## raven
Design EC_TOP, start of the top module:
module EC_TOP(
    clk, rst_n, in_valid,
    in_Px, in_Py, in_Qx, in_Qy, in_prime, in_a,
    out_valid, out_Rx, out_Ry
);
input clk, rst_n, in_valid;
input [6-1:0] in_Px, in_Py, in_Qx, in_Qy, in_prime, in_a;
output reg out_valid;
output reg [6-1:0] out_Rx, out_Ry;
localparam S_IDLE = 0;
localparam S_IN_DATA = 1;
localparam S_P_ADD = 2;
localparam S_P_DOU = 3;
localparam S_XR_YR = 4;
localparam S_OUT = 5;
parameter IP_WIDTH = 6;
reg [2:0] current_state, next_state;
reg [3:0] cnt_s_p;
reg [2:0] cnt_xr_yr;
reg [5:0] px_reg;
reg [5:0] py_reg;
reg [5:0] qx_reg;
reg [5:0] qy_reg;
reg [5:0] a_reg;
reg [5:0] prime_reg;
wire [5:0] p_sub_xp;
wire [5:0] p_sub_yp;
wire [5:0] p_sub_xq;
wire [5:0] p_sub_xr;
wire [6:0] xq_xp1;
wire [6:0] yq_yp1;
wire [7:0] xr_w;
wire [6:0] xp2_3_a;
reg [5:0] xr_reg ;
reg [5:0] s_reg;
reg [11:0] mod_in;
wire [5:0] mod_out;
reg [IP_WIDTH-1:0]  IN_2;
wire [IP_WIDTH-1:0] OUT_INV;
reg [5:0] yp2_ip;
wire [6:0] xp_xr1;
wire [11:0]mul_out;
reg [5:0] mul_in1, mul_in2;
wire [6:0] s_xp_xr1_yp1;
always@(posedge clk or negedge rst_n) begin
    if(!rst_n)
        current_state <= S_IDLE;
    else
        current_state <= next_state;
end
always@(*) begin
    case (current_state)
        S_IDLE:    next_state = in_valid? S_IN_DATA:S_IDLE;
        S_IN_DATA: next_state = (px_reg==qx_reg && py_reg==qy_reg)? S_P_DOU:S_P_ADD;
        S_P_ADD:   next_state = (cnt_s_p==4)? S_XR_YR:S_P_ADD;
        S_P_DOU:   next_state = (cnt_s_p==8)? S_XR_YR:S_P_DOU;
        S_XR_YR:   next_state = (cnt_xr_yr==6)? S_OUT:S_XR_YR;
        S_OUT:     next_state = S_IDLE;
        default: next_state = S_IDLE;
    endcase
end
always @(posedge clk or negedge rst_n) begin
    if (!rst_n) 
        cnt_s_p <= 0;    
  ...
clock: 14.2 ns
lec_check: 0
abc_area: 1
cap_margin: 15
core_margin: 2
core_utilization: 72
cts_cluster_diameter: 202
cts_cluster_size: 70
gpl_routability_driven: 0
max_routing_layer: met4
place_density_lb_addon: 0.01
setup_slack_margin: 4.07
slew_margin: 20
tns_end_percent: 5
run.sh (not shown) runs the stock make flow with config.mk's settings and CLKGATE_MAP_FILE=.
raven never completed; the flow aborted with a tool error in global routing.
The following lists how garnet was set up differently from raven:
Settings: removing MAX_ROUTING_LAYER (formerly met4); removing PLACE_DENSITY_LB_ADDON (formerly 0.01); removing CTS_CLUSTER_DIAMETER (formerly 202); removing ABC_AREA (formerly 1); removing GPL_ROUTABILITY_DRIVEN (formerly 0); removing CTS_CLUSTER_SIZE (formerly 70); changing CORE_UTILIZATION from 72 to 40; removing TNS_END_PERCENT (formerly 5); changing CAP_MARGIN from 15 to 20; removing SETUP_SLACK_MARGIN (formerly 4.07); changing the clock period (ns, I/O delays scaled along) from 14.2 to 77.0.
Findings:
- garnet: full flow OK, the timing, design-rule and antenna checks passed
- Compared with raven, garnet shows number of placed instances with taps included lower by 997.
- garnet: synthesis area per yosys lower than raven
- Summary of garnet over raven: netlist area before placement now sits lower; post-synthesis cell type count now sits higher.
- Cell area after placement down about 19% in garnet wrt raven
Input changes introduced in lagoon (baseline for comparison: garnet):
Settings: CORE_MARGIN now 8, was 2; GPL_ROUTABILITY_DRIVEN now 0, previously not set.
Results
Post-route non-filler standard cell count for lagoon: 15 up relative to garnet
Going from garnet to lagoon, number of global-route vias before repair shrank slightly.
Diff garnet -> lagoon | worst hold margin | increase of 0.014 ns
Changes in indigo relative to lagoon:
Settings: setting HOLD_SLACK_MARGIN to -0.07 for the first time; setting TNS_END_PERCENT to 40 for the first time; changing SLEW_MARGIN from 20 to 0; setting CORE_ASPECT_RATIO to 0.5 for the first time; setting CTS_CLUSTER_DIAMETER to 74 for the first time; changing CORE_UTILIZATION from 40 to 58; setting MAX_ROUTING_LAYER to met4 for the first time; setting ABC_AREA to 0 for the first time; setting SETUP_SLACK_MARGIN to -2.0 for the first time.
==> comparison <==
- Against lagoon, total number of cells along the worst setup path in indigo rose slightly.
- indigo went all the way through the flow, and no timing, DRC or antenna check failed.
- Summary: with lagoon as the reference, cell count in indigo moved down by a few percent.
- Summary of indigo over lagoon: data required time at the worst endpoint essentially unchanged; area added between synthesis and finish decreased 1.7 points; height of the die decreased 39%.
